<file path="flow/design.v">
module B2BCD_IP #(parameter WIDTH = 4, parameter DIGIT = 2) (
    Binary_code,
    BCD_code
);
input  [WIDTH-1:0]   Binary_code;
output [DIGIT*4-1:0] BCD_code;
parameter W = WIDTH - 3;
parameter D = DIGIT * 4;
genvar i, j;
integer m;
wire [D-1:0] Binary_code_temp;
assign Binary_code_temp = {{(D - WIDTH){1'b0}}, Binary_code};
assign BCD_code = loop_i[W - 1].BCD_temp;
reg [D-1:0] result;
generate
for(i = 0; i < W; i = i + 1) begin: loop_i
    reg [3:0] result [0:5];
    reg [D-1:0] BCD_temp;
    case(i)
    0: begin
        for(j = 0; j <= i / 3; j = j + 1) begin
            always@ (*) begin
                case(Binary_code_temp[WIDTH - i + j * 4 -: 4])
                0: result[j] = 0;
                1: result[j] = 1;
                2: result[j] = 2;
                3: result[j] = 3;
                4: result[j] = 4;
                5: result[j] = 8;
                6: result[j] = 9;
                7: result[j] = 10;
                8: result[j] = 11;
                9: result[j] = 12;
                default: result[j] = 0;
                endcase
            end
        end
    end
    default: begin  
        for(j = 0; j <= i / 3; j = j + 1) begin
            always@ (*) begin
                case(loop_i[i - 1].BCD_temp[WIDTH - i + j * 4 -: 4])
                0: result[j] = 0;
                1: result[j] = 1;
                2: result[j] = 2;
                3: result[j] = 3;
                4: result[j] = 4;
                5: result[j] = 8;
                6: result[j] = 9;
                7: result[j] = 10;
                8: result[j] = 11;
                9: result[j] = 12;
                default: result[j] = 0;
                endcase
            end
        end
    end
    endcase
    case(i)
    0: begin
        always@ (*) begin
            BCD_temp = Binary_code_temp;
            for(m = 0; m <= i / 3; m = m + 1) begin
                BCD_temp[WIDTH - i + m * 4 -: 4] = result[m];
            end
        end
    end
    default: begin
        always@ (*) begin
            BCD_temp = loop_i[i - 1].BCD_temp;
            for(m = 0; m <= i / 3; m = m + 1) begin
                BCD_temp[WIDTH - i + m * 4 -: 4] = result[m];
            end
        end
    end
    endcase
end
endgenerate
endmodule
module handle_binary(Binary_temp, BCD);
parameter WIDTH = 4;
parameter DIGIT = 2;
input [DIGIT * 4-1:0] Binary_temp;
output [DIGIT * 4-1:0] BCD;
reg [DIGIT * 4-1:0] BCD;
integer k;
always@ (*) begin
    BCD = 0;
    for (k = 0; k < WIDTH; k = k + 1) begin
        case(WIDTH)
        0, 1, 2, 3, 4: begin
            if (BCD[3:0] >= 5) BCD[3:0] = BCD[3:0] + 3;
            if (BCD[7:4] >= 5) BCD[7:4] = BCD[7:4] + 3;
            BCD = {BCD[DIGIT*4-2:0], Binary_temp[WIDTH - 1 - k]};	 
        end
        5, 6, 7, 8: begin
            if (BCD[3:0] >= 5) BCD[3:0] = BCD[3:0] + 3;
            if (BCD[7:4] >= 5) BCD[7:4] = BCD[7:4] + 3;
            BCD = {BCD[DIGIT*4-2:0], Binary_temp[WIDTH - 1 - k]};	 
        end
        9, 10, 11, 12: begin
            if (BCD[3:0] >= 5) BCD[3:0] = BCD[3:0] + 3;
            if (BCD[7:4] >= 5) BCD[7:4] = BCD[7:4] + 3;
            BCD = {BCD[DIGIT*4-2:0], Binary_temp[WIDTH - 1 - k]};	 
        end
        13, 14, 15, 16: begin
            if (BCD[3:0] >= 5) BCD[3:0] = BCD[3:0] + 3;
            if (BCD[7:4] >= 5) BCD[7:4] = BCD[7:4] + 3;
            BCD = {BCD[DIGIT*4-2:0], Binary_temp[WIDTH - 1 - k]};	 
        end
        17, 18, 19, 20: begin
            if (BCD[3:0] >= 5) BCD[3:0] = BCD[3:0] + 3;
            if (BCD[7:4] >= 5) BCD[7:4] = BCD[7:4] + 3;
            BCD = {BCD[DIGIT*4-2:0], Binary_temp[WIDTH - 1 - k]};	 
        end
        endcase
    end
end
endmodule
module UT_TOP (
    clk, rst_n, in_valid, in_time,
    out_valid, out_display, out_day
);
input clk, rst_n, in_valid;
input [30:0] in_time;
output reg out_valid;
output reg [3:0] out_display;
output reg [2:0] out_day;
parameter IDLE = 0;
parameter INPUT = 1;
parameter CAL = 2;
parameter OUTPUT = 3;
reg [1:0] next_state, current_state;
reg [4:0] count;
reg [4:0] four_year_span;
reg [1:0] leap_count;  
reg [30:0] in_time_reg;
reg [26:0] four_year;
reg [24:0] one_year;
reg [21:0] month;
reg [17:0] date;
reg [17:0] hour;
reg [5:0] minute;
reg [5:0] second;
reg [10:0] year_ip_in;
reg [3:0] month_ip_in;
reg [4:0] date_ip_in;
reg [4:0] hour_ip_in;
reg [5:0] minute_ip_in;
reg [5:0] second_ip_in;
reg [11:0] bin;
wire [15:0] bout;
reg [2:0] out_day_reg;  
reg [15:0] year_ip_out;
reg [7:0] month_ip_out, date_ip_out, hour_ip_out, minute_ip_out, second_ip_out;
always@ (posedge clk or negedge rst_n) begin
  if(!rst_n)
    current_state <= IDLE;
  else
    current_state <= next_state;
end
always@ (*) begin
    case(current_state)
    IDLE: begin
        if(in_valid)
            next_state = CAL;
        else
            next_state = IDLE;
    end
    CAL: begin
        if(count == 17)
            next_state = IDLE;
        else
            next_state = CAL;
    end
    default: next_state = current_state;
    endcase
end
B2BCD_IP #(.WIDTH(12), .DIGIT(4)) B0(.Binary_code(bin), .BCD_code(bout));
always@ (*) begin
    if(current_state == CAL) begin
        case(count - 1)
        2: bin = {1'b0, year_ip_in};
        3: bin = {8'b0, month_ip_in};
        4: bin = {7'b0, date_ip_in};
        5: bin = {7'b0, hour_ip_in};
        6: bin = {6'b0, minute_ip_in};
        7: bin = {6'b0, second_ip_in};
        default: bin = 0;
        endcase
    end
    else begin
        bin = 0;
    end
end
always@ (posedge clk or negedge rst_n) begin
    if(!rst_n) begin
        year_ip_out <= 0;
        month_ip_out <= 0;
        date_ip_out <= 0;
        hour_ip_out <= 0;
        minute_ip_out <= 0;
        second_ip_out <= 0;
    end
    else begin
        if(current_state == IDLE) begin
            year_ip_out <= 0;
            month_ip_out <= 0;
            date_ip_out <= 0;
            hour_ip_out <= 0;
            minute_ip_out <= 0;
            second_ip_out <= 0;
        end
        else if(current_state == CAL) begin
            case(count - 1)
            2: year_ip_out <= bout;
            3: month_ip_out <= bout[7:0];
            4: date_ip_out <= bout[7:0];
            5: hour_ip_out <= bout[7:0];
            6: minute_ip_out <= bout[7:0];
            7: second_ip_out <= bout[7:0];
            endcase
        end
    end
end
always@ (posedge clk or negedge rst_n) begin
    if(!rst_n) begin
        in_time_reg <= 0;
    end
    else begin
        if(in_valid) begin
            in_time_reg <= in_time;
        end
        else if(current_state == CAL) begin
            in_time_reg <= in_time_reg;
        end
    end
end
always@ (posedge clk or negedge rst_n) begin
    if(!rst_n) begin
        count <= 0;
    end
    else begin
        if(current_state == IDLE) begin
            count <= 0;
        end
        else if(current_state == CAL) begin
            count <= count + 1;
        end
        else begin
            count <= count;
        end
    end
end
always@ (posedge clk or negedge rst_n) begin
    if(!rst_n) begin
        four_year_span <= 0;
    end
    else begin
        if(current_state == IDLE)
            four_year_span <= 0;
        else if(current_state == CAL) begin
            if(count == 0) begin
                if(in_time_reg >= 0 && in_time_reg < 126230400) four_year_span <= 0;
                else if(in_time_reg < 252460800)  four_year_span <= 1;
                else if(in_time_reg < 378691200)  four_year_span <= 2;
                else if(in_time_reg < 504921600)  four_year_span <= 3;
                else if(in_time_reg < 631152000)  four_year_span <= 4;
                else if(in_time_reg < 757382400)  four_year_span <= 5;
                else if(in_time_reg < 883612800)  four_year_span <= 6;
                else if(in_time_reg < 1009843200) four_year_span <= 7;
                else if(in_time_reg < 1136073600) four_year_span <= 8;
                else if(in_time_reg < 1262304000) four_year_span <= 9;
                else if(in_time_reg < 1388534400) four_year_span <= 10;
                else if(in_time_reg < 1514764800) four_year_span <= 11;
                else if(in_time_reg < 1640995200) four_year_span <= 12;
                else if(in_time_reg < 1767225600) four_year_span <= 13;
                else if(in_time_reg < 1893456000) four_year_span <= 14;
                else if(in_time_reg < 2019686400) four_year_span <= 15;
                else if(in_time_reg < 2145916800) four_year_span <= 16;
                else                              four_year_span <= 17;
            end
            else begin
                four_year_span <= four_year_span;
            end
        end
    end
end
always@ (posedge clk or negedge rst_n) begin
    if(!rst_n) begin
        four_year <= 0;
    end
    else begin
        if(current_state == IDLE)
            four_year <= 0;
        else if(current_state == CAL) begin
            if(in_time_reg >= 0 && in_time_reg < 126230400) four_year <= in_time_reg;
            else if(in_time_reg < 252460800)  four_year <= in_time_reg - 126230400;
            else if(in_time_reg < 378691200)  four_year <= in_time_reg - 252460800;
            else if(in_time_reg < 504921600)  four_year <= in_time_reg - 378691200;
            else if(in_time_reg < 631152000)  four_year <= in_time_reg - 504921600;
            else if(in_time_reg < 757382400)  four_year <= in_time_reg - 631152000;
            else if(in_time_reg < 883612800)  four_year <= in_time_reg - 757382400;
            else if(in_time_reg < 1009843200) four_year <= in_time_reg - 883612800;
            else if(in_time_reg < 1136073600) four_year <= in_time_reg - 1009843200;
            else if(in_time_reg < 1262304000) four_year <= in_time_reg - 1136073600;
            else if(in_time_reg < 1388534400) four_year <= in_time_reg - 1262304000;
            else if(in_time_reg < 1514764800) four_year <= in_time_reg - 1388534400;
            else if(in_time_reg < 1640995200) four_year <= in_time_reg - 1514764800;
            else if(in_time_reg < 1767225600) four_year <= in_time_reg - 1640995200;
            else if(in_time_reg < 1893456000) four_year <= in_time_reg - 1767225600;
            else if(in_time_reg < 2019686400) four_year <= in_time_reg - 1893456000;
            else if(in_time_reg < 2145916800) four_year <= in_time_reg - 2019686400;
            else                              four_year <= in_time_reg - 2145916800;
        end
    end
end
always@ (posedge clk or negedge rst_n) begin
    if(!rst_n) begin
        one_year <= 0;
    end
    else begin
        if(current_state == IDLE)
            one_year <= 0;
        else if(current_state == CAL) begin
            if(four_year >= 0 && four_year < 31536000)
                one_year <= four_year;
            else if(four_year < 63072000)
                one_year <= four_year - 31536000;
            else if(four_year < 94694400)
                one_year <= four_year - 63072000;
            else
                one_year <= four_year - 94694400;
        end
    end
end
always@ (posedge clk or negedge rst_n) begin
    if(!rst_n) begin
        leap_count <= 0;
    end
    else begin
        if(current_state == IDLE) begin
            leap_count <= 0;
        end
        else if (current_state == CAL) begin
            if(four_year >= 0 && four_year < 31536000)
                leap_count <= 0;
            else if(four_year < 63072000)
                leap_count <= 1;
            else if(four_year < 94694400)
                leap_count <= 2;
            else
                leap_count <= 3;
        end
    end
end
always@ (posedge clk) begin
    if(current_state == IDLE) begin
        year_ip_in <= 0;
    end
    else if(current_state == CAL) begin
        if(count == 2)
            year_ip_in <= 1970 + four_year_span * 4 + leap_count;
    end
end
always@ (posedge clk or negedge rst_n) begin
    if(!rst_n) begin
        month <= 0;
        month_ip_in <= 0;
    end
    else begin
        if(current_state == IDLE) begin
            month <= 0;
            month_ip_in <= 0;
        end
        else if(current_state == CAL) begin
            if(count == 2) begin
                if(leap_count == 2) begin  
                    if(one_year >= 0 && one_year < 2678400) begin 
                        month <= one_year;
                        month_ip_in <= 1;
                    end
                    else if(one_year < 5184000) begin 
                        month <= one_year - 2678400;
                        month_ip_in <= 2;
                    end
                    else if(one_year < 7862400) begin 
                        month <= one_year - 5184000;
                        month_ip_in <= 3;
                    end
                    else if(one_year < 10454400) begin 
                        month <= one_year - 7862400;
                        month_ip_in <= 4;
                    end
                    else if(one_year < 13132800) begin 
                        month <= one_year - 10454400;
                        month_ip_in <= 5;
                    end
                    else if(one_year < 15724800) begin 
                        month <= one_year - 13132800;
                        month_ip_in <= 6;
                    end
                    else if(one_year < 18403200) begin 
                        month <= one_year - 15724800;
                        month_ip_in <= 7;
                    end
                    else if(one_year < 21081600) begin 
                        month <= one_year - 18403200;
                        month_ip_in <= 8;
                    end
                    else if(one_year < 23673600) begin 
                        month <= one_year - 21081600;
                        month_ip_in <= 9;
                    end
                    else if(one_year < 26352000) begin 
                        month <= one_year - 23673600;
                        month_ip_in <= 10;
                    end
                    else if(one_year < 28944000) begin 
                        month <= one_year - 26352000;
                        month_ip_in <= 11;
                    end
                    else  begin 
                        month <= one_year - 28944000;
                        month_ip_in <= 12;
                    end
                end
                else begin  
                    if(one_year >= 0 && one_year < 2678400) begin 
                        month <= one_year;
                        month_ip_in <= 1;
                    end
                    else if(one_year < 5097600) begin 
                        month <= one_year - 2678400;
                        month_ip_in <= 2;
                    end
                    else if(one_year < 7776000) begin 
                        month <= one_year - 5097600;
                        month_ip_in <= 3;
                    end
                    else if(one_year < 10368000) begin 
                        month <= one_year - 7776000;
                        month_ip_in <= 4;
                    end
                    else if(one_year < 13046400) begin 
                        month <= one_year - 10368000;
                        month_ip_in <= 5;
                    end
                    else if(one_year < 15638400) begin 
                        month <= one_year - 13046400;
                        month_ip_in <= 6;
                    end
                    else if(one_year < 18316800) begin 
                        month <= one_year - 15638400;
                        month_ip_in <= 7;
                    end
                    else if(one_year < 20995200) begin 
                        month <= one_year - 18316800;
                        month_ip_in <= 8;
                    end
                    else if(one_year < 23587200) begin 
                        month <= one_year - 20995200;
                        month_ip_in <= 9;
                    end
                    else if(one_year < 26265600) begin 
                        month <= one_year - 23587200;
                        month_ip_in <= 10;
                    end
                    else if(one_year < 28857600) begin 
                        month <= one_year - 26265600;
                        month_ip_in <= 11;
                    end
                    else begin 
                        month <= one_year - 28857600;
                        month_ip_in <= 12;
                    end
                end
            end
        end
    end
end
always@ (posedge clk or negedge rst_n) begin
    if(!rst_n) begin
        date <= 0;
        date_ip_in <= 0;
    end
    else begin
        if(current_state == IDLE) begin
            date <= 0;
            date_ip_in <= 0;
        end
        else if(current_state == CAL) begin
            if(count == 3) begin
                if(month >= 0 && month < 86400) begin
                    date <= month;
                    date_ip_in <= 1;
                end
                else if(month < 172800) begin
                    date <= month - 86400;
                    date_ip_in <= 2;
                end
                else if(month < 259200) begin
                    date <= month - 172800;
                    date_ip_in <= 3;
                end
                else if(month < 345600) begin
                    date <= month - 259200;
                    date_ip_in <= 4;
                end
                else if(month < 432000) begin
                    date <= month - 345600;
                    date_ip_in <= 5;
                end
                else if(month < 518400) begin
                    date <= month - 432000;
                    date_ip_in <= 6;
                end
                else if(month < 604800) begin
                    date <= month - 518400;
                    date_ip_in <= 7;
                end
                else if(month < 691200) begin
                    date <= month - 604800;
                    date_ip_in <= 8;
                end
                else if(month < 777600) begin
                    date <= month - 691200;
                    date_ip_in <= 9;
                end
                else if(month < 864000) begin
                    date <= month - 777600;
                    date_ip_in <= 10;
                end
                else if(month < 950400) begin
                    date <= month - 864000;
                    date_ip_in <= 11;
                end
                else if(month < 1036800) begin
                    date <= month - 950400;
                    date_ip_in <= 12;
                end
                else if(month < 1123200) begin
                    date <= month - 1036800;
                    date_ip_in <= 13;
                end
                else if(month < 1209600) begin
                    date <= month - 1123200;
                    date_ip_in <= 14;
                end
                else if(month < 1296000) begin
                    date <= month - 1209600;
                    date_ip_in <= 15;
                end
                else if(month < 1382400) begin
                    date <= month - 1296000;
                    date_ip_in <= 16;
                end
                else if(month < 1468800) begin
                    date <= month - 1382400;
                    date_ip_in <= 17;
                end
                else if(month < 1555200) begin
                    date <= month - 1468800;
                    date_ip_in <= 18;
                end
                else if(month < 1641600) begin
                    date <= month - 1555200;
                    date_ip_in <= 19;
                end
                else if(month < 1728000) begin
                    date <= month - 1641600;
                    date_ip_in <= 20;
                end
                else if(month < 1814400) begin
                    date <= month - 1728000;
                    date_ip_in <= 21;
                end
                else if(month < 1900800) begin
                    date <= month - 1814400;
                    date_ip_in <= 22;
                end
                else if(month < 1987200) begin
                    date <= month - 1900800;
                    date_ip_in <= 23;
                end
                else if(month < 2073600) begin
                    date <= month - 1987200;
                    date_ip_in <= 24;
                end
                else if(month < 2160000) begin
                    date <= month - 2073600;
                    date_ip_in <= 25;
                end
                else if(month < 2246400) begin
                    date <= month - 2160000;
                    date_ip_in <= 26;
                end
                else if(month < 2332800) begin
                    date <= month - 2246400;
                    date_ip_in <= 27;
                end
                else if(month < 2419200) begin
                    date <= month - 2332800;
                    date_ip_in <= 28;
                end
                else if(month < 2505600) begin
                    date <= month - 2419200;
                    date_ip_in <= 29;
                end
                else if(month < 2592000) begin
                    date <= month - 2505600;
                    date_ip_in <= 30;
                end
                else begin
                    date <= month - 2592000;
                    date_ip_in <= 31;
                end
            end
        end
    end
end
always@ (posedge clk or negedge rst_n) begin
    if(!rst_n) begin
        hour <= 0;
        hour_ip_in <= 0;
    end
    else begin
        if(current_state == IDLE) begin
            hour <= 0;
            hour_ip_in <= 0;
        end
        else if(current_state == CAL) begin
            if(date >= 0 && date < 3600) begin
                hour <= date;
                hour_ip_in <= 0;
            end
            else if(date < 7200) begin
                hour <= date - 3600;
                hour_ip_in <= 1;
            end
            else if(date < 10800) begin
                hour <= date - 7200;
                hour_ip_in <= 2;
            end
            else if(date < 14400) begin
                hour <= date - 10800;
                hour_ip_in <= 3;
            end
            else if(date < 18000) begin
                hour <= date - 14400;
                hour_ip_in <= 4;
            end
            else if(date < 21600) begin
                hour <= date - 18000;
                hour_ip_in <= 5;
            end
            else if(date < 25200) begin
                hour <= date - 21600;
                hour_ip_in <= 6;
            end
            else if(date < 28800) begin
                hour <= date - 25200;
                hour_ip_in <= 7;
            end
            else if(date < 32400) begin
                hour <= date - 28800;
                hour_ip_in <= 8;
            end
            else if(date < 36000) begin
                hour <= date - 32400;
                hour_ip_in <= 9;
            end
            else if(date < 39600) begin
                hour <= date - 36000;
                hour_ip_in <= 10;
            end
            else if(date < 43200) begin
                hour <= date - 39600;
                hour_ip_in <= 11;
            end
            else if(date < 46800) begin
                hour <= date - 43200;
                hour_ip_in <= 12;
            end
            else if(date < 50400) begin
                hour <= date - 46800;
                hour_ip_in <= 13;
            end
            else if(date < 54000) begin
                hour <= date - 50400;
                hour_ip_in <= 14;
            end
            else if(date < 57600) begin
                hour <= date - 54000;
                hour_ip_in <= 15;
            end
            else if(date < 61200) begin
                hour <= date - 57600;
                hour_ip_in <= 16;
            end
            else if(date < 64800) begin
                hour <= date - 61200;
                hour_ip_in <= 17;
            end
            else if(date < 68400) begin
                hour <= date - 64800;
                hour_ip_in <= 18;
            end
            else if(date < 72000) begin
                hour <= date - 68400;
                hour_ip_in <= 19;
            end
            else if(date < 75600) begin
                hour <= date - 72000;
                hour_ip_in <= 20;
            end
            else if(date < 79200) begin
                hour <= date - 75600;
                hour_ip_in <= 21;
            end
            else if(date < 82800) begin
                hour <= date - 79200;
                hour_ip_in <= 22;
            end
            else begin
                hour <= date - 82800;
                hour_ip_in <= 23;
            end
        end
    end
end
always@ (posedge clk or negedge rst_n) begin
    if(!rst_n) begin
        minute_ip_in <= 0;
        second_ip_in <= 0;
    end
    else begin
        if(current_state == IDLE) begin
            minute_ip_in <= 0;
            second_ip_in <= 0;
        end
        else if(current_state == CAL) begin
            minute_ip_in <= hour / 'd60;
            second_ip_in <= hour % 'd60;
        end
    end
end
always@ (*) begin
    if(current_state == CAL) begin
        if(count == 4) begin
            if(month_ip_in == 1 || month_ip_in == 2) begin
                out_day_reg = (date_ip_in + (month_ip_in + 12) * 2 + 3 * (month_ip_in + 13) / 5 + (year_ip_in - 1) + (year_ip_in - 1) / 4) % 7;
            end
            else begin
                out_day_reg = (date_ip_in + month_ip_in * 2 + 3 * (month_ip_in + 1) / 5 + year_ip_in + year_ip_in / 4 ) % 7;
            end
        end
        else begin
            out_day_reg = 0;
        end
    end
    else begin
        out_day_reg = 0;
    end
end
always@ (posedge clk or negedge rst_n) begin
    if(!rst_n) begin
        out_valid <= 0;
    end
    else begin
        if(current_state == CAL) begin
            if(count >= 4 && count <= 17)
                out_valid <= 1;
            else
                out_valid <= 0;
        end
        else begin
            out_valid <= 0;
        end
    end
end
always@ (posedge clk or negedge rst_n) begin
    if(!rst_n) begin
        out_day <= 0;
    end
    else begin
        if(current_state == CAL) begin
            if(count == 4) begin
                out_day <= out_day_reg;
            end
            else begin
                out_day <= out_day;
            end
        end
        else begin
            out_day <= 0;
        end
    end
end
always@ (posedge clk or negedge rst_n) begin
    if(!rst_n) begin
        out_display <= 0;
    end
    else begin
        if(current_state == CAL) begin
            case(count)
            4: out_display <= year_ip_out[15:12];
            5: out_display <= year_ip_out[11:8];
            6: out_display <= year_ip_out[7:4];
            7: out_display <= year_ip_out[3:0];
            8: out_display <= month_ip_out[7:4];
            9: out_display <= month_ip_out[3:0];
            10: out_display <= date_ip_out[7:4];
            11: out_display <= date_ip_out[3:0];
            12: out_display <= hour_ip_out[7:4];
            13: out_display <= hour_ip_out[3:0];
            14: out_display <= minute_ip_out[7:4];
            15: out_display <= minute_ip_out[3:0];
            16: out_display <= second_ip_out[7:4];
            17: out_display <= second_ip_out[3:0];
            default: out_display <= 0;
            endcase
        end
        else begin
            out_display <= 0;
        end
    end
end
endmodule
</file>
<file path="flow/config.mk">
export PLATFORM = sky130hd
export DESIGN_NAME = UT_TOP
export DESIGN_NICKNAME = UT_TOP
export VERILOG_FILES = /design/flow/design.v
export SDC_FILE = /design/flow/constraint.sdc
export NUM_CORES = 4
export LEC_CHECK = 0
export CAP_MARGIN = 20
export CORE_MARGIN = 2
export CORE_UTILIZATION = 72
export CTS_CLUSTER_SIZE = 37
export PLACE_DENSITY_LB_ADDON = 0.0
export SETUP_SLACK_MARGIN = 3.0
export SLEW_MARGIN = 20
</file>
<file path="flow/constraint.sdc">
create_clock -name core_clock -period 12.1 [get_ports {clk}]
set_input_delay 2.4200 -clock core_clock [delete_from_list [all_inputs] [get_ports {clk}]]
set_output_delay 2.4200 -clock core_clock [all_outputs]
set_load 0.01 [all_outputs]
</file>
<file path="flow/run.sh">
#!/bin/bash
# the make line also repeats each setting of config.mk as NAME=value (left out here)
make -C /OpenROAD-flow-scripts/flow DESIGN_CONFIG=/design/flow/config.mk WORK_HOME=/design/flow/orfs CLKGATE_MAP_FILE= finish
</file>
==> flow_summary_export.csv, run 1 <==
group,metric,value,unit
critical_path,worstSetupPathDepth,70,
grt,overflow,0,
final_timing,min_period,14.04,ns
clock_tree,clock_latency,0.60,ns
critical_path,r2r-start,"month_ip_in[0]$_DFFE_PN0P_",
synthesis,enable_flop_cells,0,
grt,grt_pass1_vias,48700,
critical_path,ff2ff_setup_slack,-1.94,ns
clock_tree,cts_root_buffer,"clkbuf_16",
critical_path,cp_max_fo,10,
synthesis,simple_gate_share,0.248,
worst_hold_path,holdPathStages,2,
clock_tree,cts-buffers-inserted,29,
run_status,status,"failed layout checks",
routing,route.detailed.drc,0,
final_timing,slew_headroom,0.241,
job,warnings,110,
cells_and_area,n_fill_cell,4128,
cells_and_area,final-seq-area,6310,µm²
critical_path,critPathArrivalTime,14.49,ns
clock_tree,cts_tree,"done",
synthesis,syn_area,41200,µm²
synthesis,top_cell_area_share,0.147,
routing,drtIter0Drc,10200,
cells_and_area,fin_util,0.791,
final_timing,fin_ws,-1.94,ns
job,max_cap_violations,0,
final_timing,finalSetupViolCount,3,
cells_and_area,layout.nets,6342,
cells_and_area,area_delta_synth_final,8.37,%
critical_path,reg2reg_to,"out_day[0]$_DFFE_PN0P_",
routing,wl_met1,56500,µm
routing,ant_nets,0,
routing,vias_per_cell,7.74,
grt,grt_max_degree,157,
worst_hold_path,holdCritStartpoint,"second_ip_in[5]$_DFFE_PN0P_",
cells_and_area,stdcell_area,44700,µm²
synthesis,synthTopCellsByCount,"nand2_1, a21oi_1, nor2_1",
synthesis,synth_stat.cells,6260,
final_timing,hold_viol,0,
floorplanning,num_io_pins,42,
critical_path,max_stage_delay,0.52,ns
critical_path,ff2ff_path_depth,70,
critical_path,worstSetupEndpointType,"flop",
final_timing,timing.hold.ws,0.499,ns
routing,num_vias,53200,
synthesis,yosys-stat-area,41200,µm²
floorplanning,dieWidth,243,µm
place,portBuffers,41,
final_timing,maxSlewViolCount,0,
clock_tree,cts_sinks,254,
synthesis,syn_area_per_cell,6.58,µm²
synthesis,ys_async_sr_fraction,0.957,
place,place.gp.congestion,1.10,
synthesis,aoi_share,0.394,
routing,route.final.wire_length,165000,µm
synthesis,fp_nets,6508,
grt,grt.total_usage,0.521,
critical_path,timing.critical_path.slowest_stage_cell,"fa_1",
clock_tree,cts_max_path_buffers,3,
synthesis,yosysUniqueCellTypes,125,
floorplanning,fp_util,0.730,
routing,routedWlPerCell,24.0,µm
place,dpl-instance-area,42900,µm²
synthesis,top_area_cell,"dfrtp_1",
critical_path,path_delay_family,"AND-OR/OR-AND gates",
worst_hold_path,min_to,"second_ip_in[5]$_DFFE_PN0P_",
routing,top_layer_used,"met5",
critical_path,cp-endpoint,"out_day[0]$_DFFE_PN0P_",
routing,wl_met3,25600,µm
worst_hold_path,min_path_type,"flop to flop",
grt,antenna_found_initial,2,
critical_path,crit_buf_inv,7,
synthesis,synth-main-ff-cell,"dfrtp_1",
routing,wl_met2,69400,µm
place,place.detailed.hpwl,112000,µm
synthesis,yosysWarningCount,11,
final_timing,rsz0062_at_grt,"true",
floorplanning,die_y,243,µm
final_timing,clock_skew,0.0291,ns
final_timing,fmaxAchievable,71.2,MHz
synthesis,ys_seq_share,0.153,
synthesis,synthAdderAreaFrac,0.0727,
synthesis,postSynthCellCount,6260,
synthesis,top_logic_kind,"AND-OR/OR-AND gates",
synthesis,ys_sh_mux,0.0256,
final_timing,tightest_slew,1.14,ns
routing,drtPass1Iterations,30,
synthesis,area_leaders,"dfrtp_1, a21oi_1, nand2_1",
clock_tree,path_clk_slew,0.07,ns
floorplanning,core.rowCount,87,
grt,grt_pass1_wl,257000,µm
synthesis,top_cell,"nand2_1",
floorplanning,dieArea,59200,µm²
place,pre_cts_ws,-1.73,ns
floorplanning,core_area,56500,µm²
critical_path,crit_required,12.56,ns
synthesis,yosys.area_share.xor_xnor,0.0408,
critical_path,worstSetupPathType,"flop to flop",
critical_path,cp-startpoint,"month_ip_in[0]$_DFFE_PN0P_",
cells_and_area,logic_area,33000,µm²
synthesis,ys.flops,254,
run_status,violations,"setup timing",
critical_path,startpoint_type,"flop",
clock_tree,ctsHoldBuffers,0,
clock_tree,h-tree-depth,1,
final_timing,fin_crit_sh,1.16,
-- stage by stage --
stage | instances | TNS (ns)
finish | 6875 | -5.67
global route | 6874 | -7.31
CTS | 6858 | -3.95
detailed placement | 6778 | -5.07
global placement | 6777 | -3.77
floorplan | 6260 | -4.33
-- final cells by class --
class	count	area share
Antenna cell	2	0.000112
Clock inverter	17	0.00434
Multi-Input combinational cell	5291	0.738
Inverter	161	0.0136
Tap cell	756	0.0212
Clock buffer	37	0.0180
Sequential cell	254	0.141
Timing Repair Buffer	357	0.0635
-- timing repair --
| action | 4_1_cts | 5_1_grt |
|---|---|---|
| setup endpoints to repair | 3 | 3 |
| endpoints found under the hold margin | 0 | 0 |
| pin swaps | 45 | 53 |
| buffers inserted | 26 | 15 |
| resized | 32 | 62 |
-- metal layers --
layer / GRT usage / vias up
li1: - / 22800
met1: 0.639 / 23600
met2: 0.805 / 5258
met3: 0.159 / 1516
met4: 0.309 / 4
met5: 0 / -
==> run 2, diff against run 1 <==
CORE_UTILIZATION = 40   (was 72)
CTS_CLUSTER_SIZE = unset   (was 37)
PLACE_DENSITY_LB_ADDON = unset   (was 0.0)
SETUP_SLACK_MARGIN = unset   (was 3.0)
clock period = 25.8 ns   (was 12.1 ns; I/O delays follow)
==> run 2 against run 1 <==
- the run now finishes clean
- worst hold slack worse by 0.0094 ns
- sequential share of layout area up 0.33 points
- non-clock buffer count down 174
- first-iteration DRC count down 40%
- flip-flop count unchanged
- largest cell class unchanged
==> flow_summary_export.csv, run 2 <==
group,metric,value,unit
floorplanning,core.rowCount,117,
clock_tree,path_clk_slew,0.05,ns
place,place.gp.congestion,1.01,
final_timing,maxSlewViolCount,0,
routing,route.detailed.drc,0,
routing,drtPass1Iterations,8,
grt,grt_pass1_wl,258000,µm
floorplanning,dieWidth,325,µm
final_timing,fin_ws,7.94,ns
clock_tree,cts_tree,"done",
floorplanning,core_area,102000,µm²
critical_path,ff2ff_path_depth,70,
synthesis,ys.flops,254,
synthesis,synthAdderAreaFrac,0.0727,
critical_path,max_stage_delay,0.71,ns
routing,routedWlPerCell,22.4,µm
synthesis,fp_nets,6508,
synthesis,synth-main-ff-cell,"dfrtp_1",
floorplanning,num_io_pins,42,
routing,drtIter0Drc,6092,
critical_path,cp-startpoint,"month_ip_in[0]$_DFFE_PN0P_",
final_timing,timing.hold.ws,0.489,ns
critical_path,cp-endpoint,"out_day[0]$_DFFE_PN0P_",
synthesis,synth_stat.cells,6260,
job,max_cap_violations,0,
synthesis,top_cell_area_share,0.147,
clock_tree,ctsHoldBuffers,0,
synthesis,yosys.area_share.xor_xnor,0.0408,
synthesis,top_cell,"nand2_1",
critical_path,ff2ff_setup_slack,7.94,ns
grt,antenna_found_initial,1,
clock_tree,h-tree-depth,2,
final_timing,min_period,17.86,ns
worst_hold_path,holdPathStages,2,
clock_tree,cts_max_path_buffers,3,
synthesis,ys_seq_share,0.153,
run_status,status,"no timing/DRC/antenna violations",
final_timing,slew_headroom,0.159,
grt,overflow,0,
cells_and_area,area_delta_synth_final,5.84,%
clock_tree,cts_root_buffer,"clkbuf_16",
clock_tree,post_cts_resized,0,
final_timing,fin_crit_sh,0.692,
final_timing,rsz0062_at_grt,"false",
place,place.detailed.hpwl,119000,µm
grt,grt_max_degree,118,
final_timing,tightest_slew,1.25,ns
critical_path,worstSetupPathDepth,70,
grt,grt.total_usage,0.296,
final_timing,setup_tns,0,ns
place,portBuffers,41,
grt,grt_pass1_vias,44600,
place,dpl-instance-area,42400,µm²
cells_and_area,finalNonFillerCells,7320,
synthesis,synthTopCellsByCount,"nand2_1, a21oi_1, nor2_1",
critical_path,path_delay_family,"AND-OR/OR-AND gates",
critical_path,worstSetupPathType,"flop to flop",
floorplanning,dieArea,106000,µm²
synthesis,area_leaders,"dfrtp_1, a21oi_1, nand2_1",
synthesis,top_area_cell,"dfrtp_1",
synthesis,yosysWarningCount,11,
synthesis,aoi_share,0.394,
synthesis,syn_area_per_cell,6.58,µm²
critical_path,critPathArrivalTime,18.31,ns
synthesis,simple_gate_share,0.248,
place,dp_cells,7256,
critical_path,crit_buf_inv,6,
routing,vias_per_cell,6.60,
worst_hold_path,min_path_type,"flop to flop",
synthesis,yosys-stat-area,41200,µm²
final_timing,clock_skew,0.0313,ns
critical_path,cp_max_fo,20,
critical_path,timing.critical_path.slowest_stage_cell,"dfrtp_1",
synthesis,ys_sh_mux,0.0256,
place,pre_cts_ws,7.86,ns
routing,ant_nets,0,
clock_tree,cts-buffers-inserted,35,
critical_path,worstSetupEndpointType,"flop",
job,warnings,107,
routing,route.final.wire_length,164000,µm
cells_and_area,fin_util,0.428,
critical_path,startpoint_type,"flop",
final_timing,hold_viol,0,
critical_path,crit_required,26.25,ns
worst_hold_path,min_to,"second_ip_in[5]$_DFFE_PN0P_",
routing,num_vias,48300,
synthesis,ys_async_sr_fraction,0.957,
floorplanning,fp_util,0.404,
synthesis,syn_area,41200,µm²
final_timing,finalSetupViolCount,0,
cells_and_area,layout.nets,6174,
floorplanning,die_y,325,µm
worst_hold_path,holdCritStartpoint,"second_ip_in[5]$_DFFE_PN0P_",
synthesis,postSynthCellCount,6260,
cells_and_area,stdcell_area,43600,µm²
clock_tree,clock_latency,0.60,ns
final_timing,fmaxAchievable,56.0,MHz
clock_tree,cts_sinks,254,
critical_path,reg2reg_to,"out_day[0]$_DFFE_PN0P_",
critical_path,r2r-start,"month_ip_in[0]$_DFFE_PN0P_",
clock_tree,postCtsSetupRepairBufs,0,
synthesis,enable_flop_cells,0,
synthesis,top_logic_kind,"AND-OR/OR-AND gates",
synthesis,yosysUniqueCellTypes,125,
run 2: layout make-up:
| type | count | area (µm²) |
|---|---|---|
| Antenna cell | 1 | 2.50 |
| Clock buffer | 40 | 925 |
| Clock inverter | 22 | 294 |
| Fill cell | 10800 | 58400 |
| Inverter | 161 | 604 |
| Multi-Input combinational cell | 5291 | 32300 |
| Sequential cell | 254 | 6310 |
| Tap cell | 1368 | 1710 |
| Timing Repair Buffer | 183 | 1490 |
run 2: per-layer routing:
layer / routed length [µm] / global-route usage / vias up / share of wire
li1: - / - / 22500 / -
met1: 70700 / 0.411 / 22800 / 0.43
met2: 71500 / 0.459 / 2590 / 0.44
met3: 16400 / 0.0608 / 414 / 0.10
met4: 5290 / 0.0899 / 2 / 0.032
met5: 9 / 0 / - / 0.000055
==> run 3, diff against run 2 <==
CORE_UTILIZATION = 60   (was 40)
SETUP_SLACK_MARGIN = 3.81   (was unset)
clock period = 14.5 ns   (was 25.8 ns; I/O delays follow)
==> run 3 against run 2 <==
- still clean
- wire length down 2.1%
- critical endpoint is now out_day[2]$_DFFE_PN0P_
- non-clock buffer count rose by 117
==> flow_summary_export.csv, run 3 <==
group,metric,value,unit
run_status,status,"no timing/DRC/antenna violations",
worst_hold_path,min_path_type,"flop to flop",
place,place.gp.congestion,1.03,
routing,vias_per_cell,7.22,
critical_path,ff2ff_setup_slack,0.61,ns
clock_tree,cts_tree,"done",
routing,drtIter0Drc,7038,
clock_tree,h-tree-depth,2,
critical_path,r2r-start,"month_ip_in[0]$_DFFE_PN0P_",
clock_tree,clock_latency,0.59,ns
synthesis,syn_area_per_cell,6.58,µm²
routing,n_antenna_cell,0,
routing,drtPass1Iterations,9,
floorplanning,die_y,266,µm
clock_tree,cts_max_path_buffers,3,
critical_path,cp-endpoint,"out_day[2]$_DFFE_PN0P_",
critical_path,startpoint_type,"flop",
synthesis,ys_sh_mux,0.0256,
final_timing,tightest_slew,1.14,ns
critical_path,reg2reg_to,"out_day[2]$_DFFE_PN0P_",
clock_tree,cts_root_buffer,"clkbuf_16",
critical_path,ff2ff_path_depth,70,
critical_path,crit_buf_inv,7,
cells_and_area,n_fill_cell,6330,
final_timing,slew_headroom,0.233,
cells_and_area,layout.nets,6291,
cells_and_area,area_delta_synth_final,8.57,%
floorplanning,dieArea,70800,µm²
worst_hold_path,min_to,"second_ip_in[5]$_DFFE_PN0P_",
routing,route.final.wire_length,160000,µm
synthesis,simple_gate_share,0.248,
synthesis,area_leaders,"dfrtp_1, a21oi_1, nand2_1",
critical_path,cp_max_fo,19,
synthesis,top_cell,"nand2_1",
routing,routedWlPerCell,23.1,µm
final_timing,min_period,13.89,ns
final_timing,fin_ws,0.614,ns
place,place.detailed.hpwl,112000,µm
routing,route.detailed.drc,0,
job,warnings,109,
synthesis,aoi_share,0.394,
synthesis,synth_stat.cells,6260,
synthesis,top_area_cell,"dfrtp_1",
synthesis,enable_flop_cells,0,
cells_and_area,finalNonFillerCells,6951,
synthesis,synthTopCellsByCount,"nand2_1, a21oi_1, nor2_1",
critical_path,worstSetupPathType,"flop to flop",
routing,ant_nets,0,
grt,grt_pass1_wl,248000,µm
synthesis,ys_seq_share,0.153,
floorplanning,dieWidth,266,µm
clock_tree,ctsHoldBuffers,0,
grt,grt.total_usage,0.427,
worst_hold_path,holdCritStartpoint,"second_ip_in[5]$_DFFE_PN0P_",
worst_hold_path,holdPathStages,2,
floorplanning,num_io_pins,42,
final_timing,clock_skew,0.0411,ns
final_timing,hold_viol,0,
synthesis,syn_area,41200,µm²
floorplanning,core_area,68300,µm²
critical_path,critPathArrivalTime,14.37,ns
final_timing,fmaxAchievable,72.0,MHz
grt,overflow,0,
critical_path,crit_required,14.99,ns
synthesis,top_logic_kind,"AND-OR/OR-AND gates",
synthesis,ys_async_sr_fraction,0.957,
clock_tree,path_clk_slew,0.06,ns
critical_path,cp-startpoint,"month_ip_in[0]$_DFFE_PN0P_",
grt,antenna_found_initial,1,
final_timing,rsz0062_at_grt,"true",
place,pre_cts_ws,-0.349,ns
final_timing,finalSetupViolCount,0,
synthesis,yosysWarningCount,11,
critical_path,max_stage_delay,0.61,ns
cells_and_area,fin_util,0.655,
synthesis,yosys-stat-area,41200,µm²
critical_path,path_delay_family,"AND-OR/OR-AND gates",
job,max_cap_violations,0,
routing,num_vias,50200,
synthesis,fp_nets,6508,
synthesis,synthAdderAreaFrac,0.0727,
synthesis,synth-main-ff-cell,"dfrtp_1",
floorplanning,core.rowCount,96,
floorplanning,fp_util,0.603,
synthesis,yosys.area_share.xor_xnor,0.0408,
place,dp_cells,6781,
final_timing,timing.hold.ws,0.488,ns
synthesis,postSynthCellCount,6260,
critical_path,worstSetupEndpointType,"flop",
final_timing,fin_crit_sh,0.958,
grt,grt_pass1_vias,45300,
place,portBuffers,41,
clock_tree,cts-buffers-inserted,34,
synthesis,yosysUniqueCellTypes,125,
final_timing,maxSlewViolCount,0,
synthesis,top_cell_area_share,0.147,
critical_path,timing.critical_path.slowest_stage_cell,"or4_4",
synthesis,ys.flops,254,
clock_tree,cts_sinks,254,
grt,grt_max_degree,96,
critical_path,worstSetupPathDepth,70,
## run 3: timing repair
action,4_1_cts,5_1_grt
hold endpoints to repair,0,0
buffers inserted,80,27
resized,54,83
endpoints found under the setup margin,3,3
gates cloned,1,0
pin swaps,68,87
## run 3: layout make-up
type | count | area [µm²] | share of cell area
Multi-Input combinational cell | 5292 | 33100 | 0.740
Sequential cell | 254 | 6310 | 0.141
Timing Repair Buffer | 300 | 2420 | 0.0542
Tap cell | 882 | 1100 | 0.0247
Clock buffer | 44 | 948 | 0.0212
Inverter | 161 | 613 | 0.0137
Clock inverter | 18 | 211 | 0.00472
## run 3: per-layer routing
layer	GRT usage	share of wire	vias to the layer above
met5	0	0.000081	-
met4	0.220	0.060	2
li1	-	-	22700
met1	0.556	0.39	23200
met2	0.678	0.44	3448
met3	0.0739	0.11	778
## run 3: per-stage QoR
step           TNS [ns]  instance area [µm²]
4_1_cts               0                44200
3_3_place_gp     -0.126                42100
6_report              0                44800
2_1_floorplan         0                41500
3_5_place_dp     -0.959                42100
5_1_grt               0                44800
==> run 4, diff against run 3 <==
ABC_AREA = 1   (was unset)
CELL_PAD_IN_SITES_DETAIL_PLACEMENT = 0   (was unset)
CORE_ASPECT_RATIO = 0.66   (was unset)
CORE_MARGIN = 8   (was 2)
CORE_UTILIZATION = 35   (was 60)
CTS_CLUSTER_DIAMETER = 168   (was unset)
GPL_ROUTABILITY_DRIVEN = 1   (was unset)
GPL_TIMING_DRIVEN = 0   (was unset)
HOLD_SLACK_MARGIN = -0.01   (was unset)
MAX_ROUTING_LAYER = met5   (was unset)
MIN_ROUTING_LAYER = met2   (was unset)
PLACE_DENSITY_LB_ADDON = 0.04   (was unset)
SETUP_SLACK_MARGIN = unset   (was 3.81)
TNS_END_PERCENT = 80   (was unset)
clock period = 21.0 ns   (was 14.5 ns; I/O delays follow)
==> run 4 against run 3 <==
- the run now fails in global routing
- area after synthesis decreased by 4.5%
- die size increased by 75%
- synthesized cell count increased by 7.2%
==> flow_summary_export.csv, run 4 <==
group,metric,value,unit
grt,grt.total_usage,0.755,
synthesis,enable_flop_cells,0,
synthesis,aoi_share,0.332,
floorplanning,die_y,289,µm
clock_tree,cts_max_path_buffers,3,
synthesis,top_logic_kind,"AND-OR/OR-AND gates",
synthesis,simple_gate_share,0.270,
clock_tree,postCtsSetupRepairBufs,0,
synthesis,top_cell,"nand2_1",
synthesis,postSynthCellCount,6713,
clock_tree,cts_root_buffer,"clkbuf_16",
synthesis,top_area_cell,"dfrtp_1",
synthesis,yosys-stat-area,39400,µm²
synthesis,ys_sh_mux,0.000254,
floorplanning,dieArea,124000,µm²
run_status,lastStage,"global routing",
synthesis,yosysWarningCount,11,
floorplanning,core.rowCount,100,
place,dpl-instance-area,41700,µm²
synthesis,yosys.area_share.xor_xnor,0.0422,
run_status,error_line,"[ERROR GRT-0116] Global routing finished with congestion. Check the congestion regions in the DRC Viewer.",
synthesis,synthTopCellsByCount,"nand2_1, inv_1, o21ai_0",
run_status,status,"aborted with a tool error",
place,portBuffers,40,
synthesis,syn_area_per_cell,5.87,µm²
synthesis,ys.flops,254,
place,place.gp.congestion,1.29,
clock_tree,ctsHoldBuffers,0,
synthesis,area_leaders,"dfrtp_1, nand2_1, o21ai_0",
synthesis,syn_area,39400,µm²
synthesis,synth_stat.cells,6713,
grt,overflow,1577,
synthesis,yosysUniqueCellTypes,66,
floorplanning,num_io_pins,42,
synthesis,synth-main-ff-cell,"dfrtp_1",
floorplanning,dieWidth,429,µm
synthesis,fp_nets,6961,
synthesis,synthAdderAreaFrac,0.0743,
clock_tree,post_cts_resized,0,
floorplanning,fp_util,0.351,
floorplanning,core_area,112000,µm²
clock_tree,cts-buffers-inserted,29,
synthesis,ys_seq_share,0.160,
synthesis,ys_async_sr_fraction,0.957,
clock_tree,cts_sinks,254,
synthesis,top_cell_area_share,0.154,
place,place.detailed.hpwl,191000,µm
clock_tree,h-tree-depth,1,
[run 4: stage by stage]
step                      setup slack, ns  instances  hold slack [ns]
after floorplan                      7.51       6713            0.449
after CTS                            4.50       8290            0.484
after detailed placement             4.54       8236            0.467
after global placement               4.13       8232            0.467
[run 4: routing by layer]
layer | GRT usage | overflow
met5 | 0.677 | 152
met4 | 0.480 | 40
met3 | 0.909 | 1345
met2 | 0.777 | 40
met1 | - | -
==> run 5, diff against run 4 <==
ABC_AREA = unset   (was 1)
CELL_PAD_IN_SITES_DETAIL_PLACEMENT = unset   (was 0)
CORE_ASPECT_RATIO = 1.15   (was 0.66)
CORE_MARGIN = 2   (was 8)
CORE_UTILIZATION = 58   (was 35)
GPL_TIMING_DRIVEN = unset   (was 0)
HOLD_SLACK_MARGIN = unset   (was -0.01)
MAX_ROUTING_LAYER = unset   (was met5)
MIN_ROUTING_LAYER = unset   (was met2)
PLACE_DENSITY_LB_ADDON = 0.01   (was 0.04)
SETUP_SLACK_MARGIN = 3.63   (was unset)
TNS_END_PERCENT = 50   (was 80)
clock period = 13.8 ns   (was 21.0 ns; I/O delays follow)
==> run 5 against run 4 <==
- the run now finishes clean
- area after synthesis increased by 4.7%
- synthesized cell count decreased by 6.7%
- die size decreased by 41%
==> flow_summary_export.csv, run 5 <==
group,metric,value,unit
final_timing,rsz0062_at_grt,"true",
synthesis,ys.flops,254,
synthesis,synthAdderAreaFrac,0.0727,
cells_and_area,layout.nets,6246,
synthesis,syn_area_per_cell,6.58,µm²
clock_tree,cts_root_buffer,"clkbuf_16",
grt,grt_pass1_vias,46300,
critical_path,worstSetupPathType,"flop to flop",
synthesis,top_cell_area_share,0.147,
critical_path,startpoint_type,"flop",
synthesis,syn_area,41200,µm²
synthesis,synth-main-ff-cell,"dfrtp_1",
floorplanning,die_y,290,µm
floorplanning,dieWidth,253,µm
final_timing,tightest_slew,1.09,ns
job,warnings,107,
critical_path,timing.critical_path.slowest_stage_cell,"or4_4",
synthesis,yosys.area_share.xor_xnor,0.0408,
clock_tree,cts_tree,"done",
synthesis,synth_stat.cells,6260,
grt,grt_util_met1,0.531,
synthesis,aoi_share,0.394,
floorplanning,dieArea,73200,µm²
critical_path,worstSetupEndpointType,"flop",
synthesis,postSynthCellCount,6260,
place,place.detailed.hpwl,116000,µm
routing,drtIter0Drc,6981,
clock_tree,cts-buffers-inserted,31,
critical_path,ff2ff_path_depth,68,
grt,grt_max_degree,96,
synthesis,top_area_cell,"dfrtp_1",
routing,route.final.wire_length,161000,µm
cells_and_area,area_delta_synth_final,6.87,%
critical_path,crit_required,14.27,ns
final_timing,setup_tns,0,ns
clock_tree,cts_max_path_buffers,3,
final_timing,min_period,13.57,ns
worst_hold_path,min_to,"minute_ip_in[3]$_DFFE_PN0P_",
routing,drtPass1Iterations,7,
worst_hold_path,holdPathStages,2,
floorplanning,num_io_pins,42,
final_timing,fmaxAchievable,73.7,MHz
synthesis,yosysWarningCount,11,
clock_tree,h-tree-depth,1,
final_timing,finalSetupViolCount,0,
synthesis,area_leaders,"dfrtp_1, a21oi_1, nand2_1",
critical_path,max_stage_delay,0.59,ns
synthesis,top_logic_kind,"AND-OR/OR-AND gates",
critical_path,ff2ff_setup_slack,0.23,ns
critical_path,cp-startpoint,"month_ip_in[2]$_DFFE_PN0P_",
synthesis,top_cell,"nand2_1",
grt,grt_pass1_wl,254000,µm
critical_path,reg2reg_to,"out_day[0]$_DFFE_PN0P_",
routing,num_vias,49700,
critical_path,path_delay_family,"AND-OR/OR-AND gates",
critical_path,worstSetupPathDepth,68,
job,max_cap_violations,0,
final_timing,slew_headroom,0.275,
critical_path,critPathArrivalTime,14.04,ns
clock_tree,clock_latency,0.62,ns
synthesis,yosysUniqueCellTypes,125,
final_timing,hold_viol,0,
routing,route.detailed.drc,0,
routing,ant_nets,0,
synthesis,ys_seq_share,0.153,
synthesis,simple_gate_share,0.248,
routing,routedWlPerCell,23.3,µm
synthesis,synthTopCellsByCount,"nand2_1, a21oi_1, nor2_1",
floorplanning,fp_util,0.588,
grt,grt_busiest_layer,"met2",
cells_and_area,finalNonFillerCells,6924,
grt,overflow,0,
final_timing,clock_skew,0.0254,ns
grt,antenna_found_initial,0,
grt,grt.total_usage,0.422,
clock_tree,ctsHoldBuffers,0,
synthesis,ys_async_sr_fraction,0.957,
final_timing,maxSlewViolCount,0,
synthesis,fp_nets,6508,
place,dp_cells,6830,
grt,grt_util_met2,0.692,
critical_path,r2r-start,"month_ip_in[2]$_DFFE_PN0P_",
synthesis,yosys-stat-area,41200,µm²
synthesis,ys_sh_mux,0.0256,
grt,use_met3,0.0602,
worst_hold_path,holdCritStartpoint,"minute_ip_in[3]$_DFFE_PN0P_",
synthesis,enable_flop_cells,0,
worst_hold_path,min_path_type,"flop to flop",
clock_tree,path_clk_slew,0.07,ns
final_timing,fin_crit_sh,0.983,
run_status,status,"no timing/DRC/antenna violations",
place,place.gp.congestion,1.02,
critical_path,crit_buf_inv,5,
critical_path,cp_max_fo,7,
routing,n_antenna_cell,0,
routing,vias_per_cell,7.17,
clock_tree,cts_sinks,254,
floorplanning,core_area,70100,µm²
floorplanning,core.rowCount,104,
place,portBuffers,41,
critical_path,cp-endpoint,"out_day[0]$_DFFE_PN0P_",
## run 5: what timing repair did
item                                    4_1_cts  5_1_grt
setup buffers                                24       10
endpoints found under the hold margin         0        0
gates resized                                43       26
endpoints found under the setup margin        3        3
pin swaps                                    36       26
gates cloned                                  1        0
## run 5: per-layer routing
| layer | wire length (µm) | vias to the layer above |
|---|---|---|
| li1 | - | 22600 |
| met1 | 61500 | 23000 |
| met2 | 73600 | 3194 |
| met3 | 15600 | 814 |
| met4 | 10400 | 0 |
| met5 | 0 | - |
## run 5: area by class of cell
class,instances,area (µm²)
Sequential cell,254,6310
Clock buffer,37,818
Multi-Input combinational cell,5292,32900
Clock inverter,21,228
Timing Repair Buffer,258,2070
Inverter,161,611
Tap cell,901,1130
Fill cell,6737,26100
## run 5: per-stage QoR
stage | setup WS [ns] | util | hold WS, ns | area [µm²]
2_1_floorplan | 0.144 | - | 0.439 | 41500
3_3_place_gp | -0.111 | 0.604 | 0.450 | 42300
4_1_cts | 0.367 | 0.625 | 0.480 | 43800
5_1_grt | -0.476 | 0.628 | 0.503 | 44100
3_5_place_dp | -0.442 | 0.604 | 0.465 | 42400
6_report | 0.230 | 0.628 | 0.479 | 44100
==> run 6, diff against run 5 <==
CORE_ASPECT_RATIO = unset   (was 1.15)
CORE_UTILIZATION = 72   (was 58)
CTS_CLUSTER_DIAMETER = unset   (was 168)
GPL_ROUTABILITY_DRIVEN = unset   (was 1)
PLACE_DENSITY_LB_ADDON = 0.0   (was 0.01)
SETUP_SLACK_MARGIN = -0.9   (was 3.63)
SLEW_MARGIN = 40   (was 20)
TNS_END_PERCENT = unset   (was 50)
clock period = 12.7 ns   (was 13.8 ns; I/O delays follow)
==> run 6 against run 5 <==
- now fails the layout checks on setup timing
- largest cell class unchanged
- cell area up 0.66%
- worst setup slack worse by 1.3 ns
- highest routed layer is now met5
- core utilization up 16 points
- register-to-register slack worse by 1.3 ns
- critical endpoint is now out_day[1]$_DFFE_PN0P_
- wire length up 0.41%
- area after synthesis unchanged
==> flow_summary_export.csv, run 6 <==
group,metric,value,unit
run_status,status,"failed layout checks",
run_status,violations,"setup timing",
clock_tree,cts_tree,"done",
job,max_cap_violations,0,
routing,drtIter0Drc,9615,
synthesis,fp_nets,6508,
synthesis,ys_seq_share,0.153,
final_timing,rsz0062_at_grt,"true",
grt,grt_pass1_wl,254000,µm
grt,grt_busiest_layer,"met2",
routing,routedWlPerCell,23.7,µm
synthesis,ys_async_sr_fraction,0.957,
floorplanning,fp_util,0.730,
clock_tree,cts_sinks,254,
synthesis,synth_stat.cells,6260,
final_timing,fmaxAchievable,72.8,MHz
final_timing,clock_skew,0.0535,ns
synthesis,postSynthCellCount,6260,
worst_hold_path,holdPathStages,2,
synthesis,synth-main-ff-cell,"dfrtp_1",
synthesis,enable_flop_cells,0,
routing,ant_nets,0,
place,place.detailed.hpwl,111000,µm
floorplanning,dieArea,59200,µm²
critical_path,cp_max_fo,9,
critical_path,worstSetupEndpointType,"flop",
clock_tree,cts_root_buffer,"clkbuf_16",
synthesis,ys.flops,254,
floorplanning,dieWidth,243,µm
worst_hold_path,holdCritStartpoint,"second_ip_in[5]$_DFFE_PN0P_",
critical_path,path_delay_family,"AND-OR/OR-AND gates",
synthesis,synthAdderAreaFrac,0.0727,
routing,route.final.wire_length,162000,µm
critical_path,ff2ff_path_depth,68,
final_timing,tightest_slew,1.01,ns
grt,grt_util_met1,0.643,
synthesis,simple_gate_share,0.248,
cells_and_area,stdcell_area,44300,µm²
critical_path,r2r-start,"month_ip_in[1]$_DFFE_PN0P_",
cells_and_area,fin_util,0.785,
synthesis,top_cell,"nand2_1",
cells_and_area,layout.nets,6302,
worst_hold_path,min_to,"second_ip_in[5]$_DFFE_PN0P_",
synthesis,aoi_share,0.394,
critical_path,critPathArrivalTime,14.23,ns
grt,grt_max_degree,155,
floorplanning,die_y,243,µm
critical_path,worstSetupPathDepth,68,
grt,antenna_found_initial,3,
synthesis,top_cell_area_share,0.147,
routing,route.detailed.drc,0,
synthesis,top_area_cell,"dfrtp_1",
place,dpl-instance-area,42900,µm²
clock_tree,cts-buffers-inserted,31,
critical_path,worstSetupPathType,"flop to flop",
synthesis,ys_sh_mux,0.0256,
place,portBuffers,41,
floorplanning,core_area,56500,µm²
grt,grt_util_met2,0.789,
synthesis,yosys-stat-area,41200,µm²
final_timing,finalSetupViolCount,3,
critical_path,crit_buf_inv,5,
critical_path,startpoint_type,"flop",
synthesis,yosysWarningCount,11,
worst_hold_path,min_path_type,"flop to flop",
critical_path,crit_required,13.20,ns
final_timing,maxSlewViolCount,0,
place,dp_cells,6767,
critical_path,max_stage_delay,0.51,ns
clock_tree,cts_max_path_buffers,3,
routing,num_vias,52500,
critical_path,reg2reg_to,"out_day[1]$_DFFE_PN0P_",
clock_tree,path_clk_slew,0.07,ns
clock_tree,h-tree-depth,1,
final_timing,hold_viol,0,
routing,vias_per_cell,7.68,
grt,grt_pass1_vias,48000,
final_timing,setup_tns,-2.99,ns
synthesis,synthTopCellsByCount,"nand2_1, a21oi_1, nor2_1",
synthesis,syn_area,41200,µm²
cells_and_area,finalNonFillerCells,6836,
grt,overflow,0,
cells_and_area,n_fill_cell,4200,
final_timing,slew_headroom,0.325,
synthesis,yosys.area_share.xor_xnor,0.0408,
clock_tree,ctsHoldBuffers,0,
cells_and_area,area_delta_synth_final,7.58,%
critical_path,timing.critical_path.slowest_stage_cell,"or4_4",
floorplanning,core.rowCount,87,
final_timing,fin_crit_sh,1.08,
routing,drtPass1Iterations,17,
synthesis,yosysUniqueCellTypes,125,
final_timing,min_period,13.73,ns
synthesis,area_leaders,"dfrtp_1, a21oi_1, nand2_1",
critical_path,ff2ff_setup_slack,-1.03,ns
synthesis,syn_area_per_cell,6.58,µm²
synthesis,top_logic_kind,"AND-OR/OR-AND gates",
critical_path,cp-startpoint,"month_ip_in[1]$_DFFE_PN0P_",
clock_tree,clock_latency,0.63,ns
critical_path,cp-endpoint,"out_day[1]$_DFFE_PN0P_",
job,warnings,109,
grt,grt.total_usage,0.518,
floorplanning,num_io_pins,42,
grt,use_met3,0.159,
place,place.gp.congestion,1.10,
place,pre_cts_ws,-0.966,ns
final_timing,fin_ws,-1.03,ns
## run 6: through the flow
step,hold WS [ns]
after CTS,0.483
after detailed placement,0.469
after global placement,0.452
after floorplan,0.439
after global routing,0.516
final,0.488
## run 6: metal layers
metal / wire length [µm] / vias up
li1: - / 22700
met1: 56000 / 23300
met2: 67300 / 4993
met3: 25000 / 1421
met4: 13300 / 2
met5: 40 / -
## run 6: layout make-up
class,instances,area [µm²],share of cell area
tap,756,946,0.0213
antenna,3,7.51,0.000169
clock inverter,18,322,0.00725
timing repair buffer,315,2560,0.0578
sequential,254,6320,0.142
inverter,161,604,0.0136
multi-input combinational,5291,32800,0.739
clock buffer,38,832,0.0188
## run 6: timing repair
action / in CTS / in global routing
resized: 6 / 23
gates cloned: 0 / 0
buffers inserted: 3 / 5
endpoints found under the setup margin: 3 / 3
pin swaps: 2 / 12
==> run 7, diff against run 6 <==
CAP_MARGIN = 10   (was 20)
CTS_CLUSTER_SIZE = 65   (was unset)
SETUP_SLACK_MARGIN = 1.7   (was -0.9)
SLEW_MARGIN = 20   (was 40)
clock period = 11.5 ns   (was 12.7 ns; I/O delays follow)
==> run 7 against run 6 <==
- critical path depth is 1 lower
- the layout still fails its checks (setup timing)
- flip-flop count did not move
- sequential share of layout area fell by 0.12 points
- highest routed layer unchanged
- worst hold slack better by 0.018 ns
- core utilization rose by 0.62 points
- fmax fell by 2.4%
==> flow_summary_export.csv, run 7 <==
group,metric,value,unit
run_status,status,"failed layout checks",
run_status,violations,"setup timing",
final_timing,setup_tns,-7.67,ns
synthesis,syn_area_per_cell,6.58,µm²
critical_path,cp-endpoint,"out_day[2]$_DFFE_PN0P_",
grt,antenna_found_initial,7,
synthesis,ys_seq_share,0.153,
synthesis,fp_nets,6508,
floorplanning,dieWidth,243,µm
clock_tree,cts_max_path_buffers,3,
synthesis,postSynthCellCount,6260,
job,max_cap_violations,0,
synthesis,enable_flop_cells,0,
synthesis,top_area_cell,"dfrtp_1",
clock_tree,cts_sinks,254,
critical_path,cp-startpoint,"month_ip_in[1]$_DFFE_PN0P_",
floorplanning,num_io_pins,42,
routing,num_vias,52300,
grt,overflow,0,
synthesis,top_logic_kind,"AND-OR/OR-AND gates",
critical_path,crit_path_frequent_cell,"a21oi_2",
synthesis,simple_gate_share,0.248,
clock_tree,cts_tree,"done",
floorplanning,die_y,243,µm
final_timing,slew_headroom,0.160,
synthesis,top_cell,"nand2_1",
worst_hold_path,holdCritStartpoint,"second_ip_in[4]$_DFFE_PN0P_",
critical_path,worstSetupEndpointType,"flop",
critical_path,path_delay_family,"AND-OR/OR-AND gates",
critical_path,worstSetupPathDepth,67,
floorplanning,core.rowCount,87,
critical_path,cp_max_fo,8,
clock_tree,clock_latency,0.60,ns
clock_tree,ctsHoldBuffers,0,
synthesis,yosysUniqueCellTypes,125,
critical_path,timing.critical_path.slowest_stage_cell,"or4_4",
routing,route.detailed.drc,0,
critical_path,crit_buf_inv,7,
floorplanning,fp_util,0.730,
grt,grt_max_degree,174,
final_timing,finalSetupViolCount,3,
synthesis,synth-main-ff-cell,"dfrtp_1",
synthesis,ys_async_sr_fraction,0.957,
place,place.gp.congestion,1.11,
critical_path,ff2ff_setup_slack,-2.57,ns
critical_path,critPathArrivalTime,14.58,ns
synthesis,area_leaders,"dfrtp_1, a21oi_1, nand2_1",
final_timing,fin_crit_sh,1.22,
critical_path,startpoint_type,"flop",
critical_path,max_stage_delay,0.56,ns
final_timing,hold_viol,0,
floorplanning,core_area,56500,µm²
grt,grt.total_usage,0.513,
cells_and_area,n_fill_cell,4214,
place,pre_cts_ws,-2.33,ns
synthesis,aoi_share,0.394,
routing,route.final.wire_length,160000,µm
routing,vias_per_cell,7.59,
critical_path,crit_required,12.01,ns
synthesis,yosysWarningCount,11,
worst_hold_path,holdPathStages,2,
critical_path,reg2reg_to,"out_day[2]$_DFFE_PN0P_",
clock_tree,cts-buffers-inserted,29,
clock_tree,cts_root_buffer,"clkbuf_16",
final_timing,clock_skew,0.0191,ns
final_timing,rsz0062_at_grt,"true",
final_timing,fmaxAchievable,71.1,MHz
worst_hold_path,min_to,"second_ip_in[4]$_DFFE_PN0P_",
synthesis,synthAdderAreaFrac,0.0727,
routing,routedWlPerCell,23.3,µm
grt,grt_pass1_wl,253000,µm
final_timing,maxSlewViolCount,0,
worst_hold_path,min_path_type,"flop to flop",
critical_path,worstSetupPathType,"flop to flop",
place,place.detailed.hpwl,109000,µm
synthesis,syn_area,41200,µm²
job,warnings,110,
synthesis,ys.flops,254,
synthesis,yosys-stat-area,41200,µm²
critical_path,ff2ff_path_depth,67,
clock_tree,path_clk_slew,0.07,ns
floorplanning,dieArea,59200,µm²
synthesis,ys_sh_mux,0.0256,
routing,drtIter0Drc,9141,
routing,drtPass1Iterations,15,
final_timing,fin_ws,-2.57,ns
synthesis,synth_stat.cells,6260,
grt,grt_pass1_vias,48300,
place,portBuffers,41,
final_timing,tightest_slew,1.25,ns
cells_and_area,layout.nets,6349,
cells_and_area,area_delta_synth_final,8.44,%
final_timing,min_period,14.07,ns
routing,ant_nets,0,
clock_tree,h-tree-depth,1,
synthesis,yosys.area_share.xor_xnor,0.0408,
synthesis,top_cell_area_share,0.147,
synthesis,synthTopCellsByCount,"nand2_1, a21oi_1, nor2_1",
critical_path,r2r-start,"month_ip_in[1]$_DFFE_PN0P_",
-- run 7: cell type report --
| class | count | area (µm²) | share of cell area |
|---|---|---|---|
| well taps | 756 | 946 | 0.0212 |
| flip-flops and latches | 254 | 6310 | 0.141 |
| repair buffers | 363 | 2870 | 0.0642 |
| clock buffers | 38 | 830 | 0.0186 |
| multi-input cells | 5292 | 32900 | 0.737 |
| clock inverters | 14 | 194 | 0.00434 |
| inverters | 161 | 604 | 0.0135 |
| diodes | 3 | 7.51 | 0.000168 |
-- run 7: what timing repair did --
action,4_1_cts,5_1_grt
pin swaps,34,59
setup endpoints to repair,3,3
gates cloned,1,0
buffers inserted,18,16
gates resized,31,60
-- run 7: per-stage QoR --
step                cell area, µm²  cells  hold WS, ns  utilization
finish                       44700   6881        0.506        0.791
floorplan                    41500   6260        0.439            -
CTS                          44300   6862        0.498        0.784
detailed placement           43000   6791        0.465        0.761
global route                 44700   6878        0.516        0.791
global placement             43000   6791        0.455        0.761
-- run 7: per-layer routing --
| layer | share of wire | vias to the layer above | GRT usage |
|---|---|---|---|
| li1 | - | 22800 | - |
| met1 | 0.34 | 23300 | 0.629 |
| met2 | 0.43 | 4769 | 0.801 |
| met3 | 0.15 | 1373 | 0.141 |
| met4 | 0.080 | 4 | 0.316 |
| met5 | 0.00032 | - | 0 |
